==> flow/design.v (excerpt) <==
module cordic # (
    DATA_WIDTH = 12
)
(
    input clock,
    input reset,    
    output signed [DATA_WIDTH:0] sine,
    output signed [DATA_WIDTH:0] cosine
);
For scale: about 4,200 cells after synthesis, roughly 690 flip-flops, ~28 I/O pins, roughly 39,000 um^2 of cells after synthesis.
Settings: LEC_CHECK=0, ABC_AREA=0, CAP_MARGIN=15, CELL_PAD_IN_SITES_DETAIL_PLACEMENT=2, CELL_PAD_IN_SITES_GLOBAL_PLACEMENT=1, CORE_ASPECT_RATIO=1.71, CORE_MARGIN=9, CORE_UTILIZATION=61, CTS_CLUSTER_DIAMETER=339, CTS_CLUSTER_SIZE=10, GPL_ROUTABILITY_DRIVEN=0, GPL_TIMING_DRIVEN=1, HOLD_SLACK_MARGIN=-0.07, MAX_ROUTING_LAYER=met4, MIN_ROUTING_LAYER=met1, PLACE_DENSITY_LB_ADDON=0.02, SETUP_SLACK_MARGIN=0.32, SLEW_MARGIN=20, TNS_END_PERCENT=60; clock period 4.31 ns.
run.sh (not shown) runs the stock make flow with config.mk's settings and CLKGATE_MAP_FILE=.
The first run died in detailed placement (DPL-0033).
Next try:
==> flow/config.mk (replaced) <==
export PLATFORM = sky130hd
export DESIGN_NAME = cordic
export DESIGN_NICKNAME = cordic
export VERILOG_FILES = /design/flow/design.v
export SDC_FILE = /design/flow/constraint.sdc
export NUM_CORES = 4
export LEC_CHECK = 0
export CAP_MARGIN = 20
export CORE_MARGIN = 2
export CORE_UTILIZATION = 66
export SLEW_MARGIN = 20
==> flow/constraint.sdc (replaced) <==
create_clock -name core_clock -period 4.15 [get_ports {clock}]
set_input_delay 0.8300 -clock core_clock [delete_from_list [all_inputs] [get_ports {clock}]]
set_output_delay 0.8300 -clock core_clock [all_outputs]
set_load 0.01 [all_outputs]
=> The changed run completed without violations. Area after synthesis stays the same. Die size drops by about a fifth. Synthesized cell count is unchanged.

---

== run 1 ==
Starting RTL as in the previous note.
Settings: LEC_CHECK=0, ABC_AREA=0, CAP_MARGIN=15, CELL_PAD_IN_SITES_GLOBAL_PLACEMENT=0, CORE_MARGIN=2, CORE_UTILIZATION=70, CTS_CLUSTER_SIZE=20, GPL_ROUTABILITY_DRIVEN=1, GPL_TIMING_DRIVEN=1, HOLD_SLACK_MARGIN=-0.07, MAX_ROUTING_LAYER=met4, MIN_ROUTING_LAYER=met1, SETUP_SLACK_MARGIN=0.32, SLEW_MARGIN=20; clock period 2.55 ns.
Run 1 never completed, since it errored out during 5_1_grt.
The inputs of run 2 differ from those of run 1 as listed below.
Settings: a change of ABC_AREA from 0 to 1; a change of HOLD_SLACK_MARGIN from -0.07 to 0.29; a change of SETUP_SLACK_MARGIN from 0.32 to -0.13; a deleted CTS_CLUSTER_SIZE that had been 20; a change of the clock period (ns, I/O delays scaled along) from 2.55 to 2.06.
### Flow results
Of run 1 and run 2, not a single run came through the flow clean.
Run 2: complete, dirty (negative setup slack)
Run 2 -> run 1: count of flip-flops with a built-in enable after synthesis delta 0, exact match
Area fraction in mux cells (higher): run 1
On sequential element share of the synthesized area: between run 1 and run 2, it ends up higher for run 1.
Chip area estimate from yosys synthesis (run 2 vs. run 1) increases slightly
The vertical extent of the die number comes out higher for run 2 vs run 1.
Die area | run 2 > run 1
Compared with run 1, in run 2 adder and majority gate portion of the synthesized area fell by 0.33 points, synthesized area rose by about 1.7%.
Input changes introduced in run 3 (baseline for comparison: run 2):
Settings: CORE_UTILIZATION changed from 70 to 72; HOLD_SLACK_MARGIN removed (was 0.29); ABC_AREA removed (was 1); MAX_ROUTING_LAYER removed (was met4); CAP_MARGIN changed from 15 to 20; GPL_ROUTABILITY_DRIVEN removed (was 1); GPL_TIMING_DRIVEN removed (was 1); CELL_PAD_IN_SITES_GLOBAL_PLACEMENT removed (was 0); SETUP_SLACK_MARGIN removed (was -0.13); MIN_ROUTING_LAYER removed (was met1); the clock period (ns, I/O delays scaled along) changed from 2.06 to 2.6.
==> results <==
Every stage of run 3 finished as expected; the final checks, on the other hand, flagged negative setup slack, which means the layout fails.
Run 2 → run 3: area added between synthesis and finish moved down, final design area excluding fillers saw a decrease.
Input-level comparison between run 4 and run 3:
Settings: a change of CORE_UTILIZATION from 72 to 65; a change of the clock period (ns, I/O delays scaled along) from 2.6 to 3.34.
### Flow results
Run 4 | stages: all done | timing, DRC, antenna: all pass. The hold slack of run 4 and that of run 3 are within noise of each other. Setup slack: run 4 more than run 3. Re routing usage on met1: run 4 is 4.3 points down on run 3. On run 4: period utilization is 15 points lower than what run 3 gave. Compared with run 3, run 4 ends up with a smaller final cell area. Compared to run 3, run 4 reaches a lower achievable clock. On register-to-register slack, the higher figure sits with run 4, not run 3. Against run 3 as the reference, run 4 delivers a higher die area. Against run 3, number of well taps in run 4 rose by more than 10%. Looking at final setup TNS, run 4 sits 0.22 ns higher than run 3 does. Between run 3 and run 4, the average instance area after synthesis figures differ only marginally.

---

Setup of job 6755:
cordic again, from the RTL that the note above started with.
==> flow/design.v (excerpt) <==
module cordic # (
    DATA_WIDTH = 12
)
(
    input clock,
    input reset,    
    output signed [DATA_WIDTH:0] sine,
    output signed [DATA_WIDTH:0] cosine
);
    localparam A = 16'h04DB;  
    logic [DATA_WIDTH:0] phase;
    logic [1:0] quarter;
    logic signed [DATA_WIDTH:0] x0;
    logic signed [DATA_WIDTH:0] y0;
    assign x0 = A;
    assign y0 = '0;
    phase_controller # (
        .PHASE_WIDTH(13)
    ) phase_controller_dut (
        .clock(clock),
        .reset(reset),
        .phase(phase),
        .quadrant(quarter)
    );
    logic signed [DATA_WIDTH:0] x_out;
    logic signed [DATA_WIDTH:0] y_out;
    logic [1:0] quarter_out;
    cordic_chain # (
        .DATA_WIDTH(12),
        .ANGLE_WIDTH(16),
        .ITERATIONS(16)
    ) cordic_chain_dut (
        .clock(clock),
        .reset(reset),
        .quarter_in(quarter),
        .x_in(x0),
        .y_in(y0),
        .angle_in(phase),        
        .x_out(x_out),
        .y_out(y_out),
        .quarter_out(quarter_out)        
    );
    quarter_selector # (
        .DATA_WIDTH(12)
    ) quarter_selector_dut (
        .clock(clock),
        .reset(reset),
        .quarter(quarter_out),
        .x_in(x_out),
        .y_in(y_out),
        .x_out(cosine),
        .y_out(sine)
    );
endmodule
Settings: LEC_CHECK=0, ABC_AREA=1, CAP_MARGIN=15, CELL_PAD_IN_SITES_DETAIL_PLACEMENT=2, CELL_PAD_IN_SITES_GLOBAL_PLACEMENT=1, CORE_ASPECT_RATIO=1.71, CORE_MARGIN=9, CORE_UTILIZATION=61, CTS_CLUSTER_DIAMETER=139, GPL_ROUTABILITY_DRIVEN=1, GPL_TIMING_DRIVEN=1, HOLD_SLACK_MARGIN=-0.07, MAX_ROUTING_LAYER=met4, MIN_ROUTING_LAYER=met1, PLACE_DENSITY_LB_ADDON=0.02, SETUP_SLACK_MARGIN=0.32, SLEW_MARGIN=20; clock period 4.31 ns.
In the summary table, job 6755 is marked failed, with error DPL-0033 raised in detailed placement (3_5_place_dp).
### job 6755 -> job 4051
Settings: a change of CORE_UTILIZATION from 61 to 70; a deleted PLACE_DENSITY_LB_ADDON that had been 0.02; a change of ABC_AREA from 1 to 0; a deleted CTS_CLUSTER_DIAMETER that had been 139; a change of CORE_ASPECT_RATIO from 1.71 to 1.15; a deleted CELL_PAD_IN_SITES_DETAIL_PLACEMENT that had been 2; an added CTS_CLUSTER_SIZE of 37; a change of CELL_PAD_IN_SITES_GLOBAL_PLACEMENT from 1 to 0; a change of CORE_MARGIN from 9 to 2; a change of the clock period (ns, I/O delays scaled along) from 4.31 to 2.55.
Findings:
Tool error ODB-0269 stopped job 4051 during global routing (5_1_grt); no final results.
Final weighted congestion in routability-driven placement: job 4051 vs job 6755 up 0.75%
The share of synthesized cell area in full adder, half adder and majority cells in job 4051 sits 0.33 points above the value recorded for job 6755.
Job 6755 has lower share of the yosys chip area belonging to registers than job 4051.
Delta (job 4051 minus job 6755): netlist area before placement now smaller; die outline width now larger; average footprint of a synthesized cell now larger.
Between job 6755 and job 4051, the flow reports post-synth area from yosys stat decreasing slightly.
For job 7114, these inputs were changed with respect to job 4051:
Settings: ABC_AREA removed (was 0); GPL_TIMING_DRIVEN removed (was 1); MIN_ROUTING_LAYER removed (was met1); CELL_PAD_IN_SITES_GLOBAL_PLACEMENT removed (was 0); CTS_CLUSTER_SIZE changed from 37 to 21; GPL_ROUTABILITY_DRIVEN removed (was 1); CORE_ASPECT_RATIO removed (was 1.15); SETUP_SLACK_MARGIN removed (was 0.32); PLACE_DENSITY newly set to 0.6; MAX_ROUTING_LAYER removed (was met4); CAP_MARGIN changed from 15 to 20; HOLD_SLACK_MARGIN removed (was -0.07); the clock period (ns, I/O delays scaled along) changed from 2.55 to 2.78.
Notes after the runs:
- Summary of job 4051 and job 7114: one run falls short of a clean finish, namely job 4051.
- global routing (5_1_grt): job 4051 exited with error
- Total half-perimeter wirelength after legalization and detailed placement delta for job 7114 relative to job 4051: about 3.4% lower
- Of job 7114 and job 4051, it is job 7114 that has the lower post-CTS resize count.
- Sort job 4051 and job 7114 by area of the placeable core, descending, and job 7114 comes first.
- The lower number of setup buffers added after CTS came out of job 7114.
- [compare] base=job 4051 new=job 7114: cell row count down 6; placed cell count flat; horizontal extent of the die up 7.1%.
- Synthesized area per cell: job 7114 vs job 4051 identical
- The chip footprint of job 7114 and that of job 4051 are within noise of each other.
- Diff job 4051..job 7114 | synthesized cell count | unchanged
- Between job 4051 and job 7114, die outline height is higher for job 4051, job 7114 comes in under that.
> inputs changed (job 7114 -> job 8047)
Settings: changing CORE_UTILIZATION from 70 to 72; setting CTS_CLUSTER_DIAMETER to 285 for the first time; removing CTS_CLUSTER_SIZE (formerly 21); setting ABC_AREA to 1 for the first time; removing PLACE_DENSITY (formerly 0.6); changing the clock period (ns, I/O delays scaled along) from 2.78 to 2.33.
### Flow results
- Job 8047 ran in full, but the layout does not pass; the checks complain about setup timing.
- The flow did not stop early for job 7114: all stages ran, and the layout cleared the timing, DRC and antenna checks.
- Job 7114 leaves more setup margin than job 8047.
- Higher synthesis area per yosys was reported by job 8047, not job 7114.
- Diff job 7114 -> job 8047: global-route met3 utilization increased 0.35 points, design area went up.
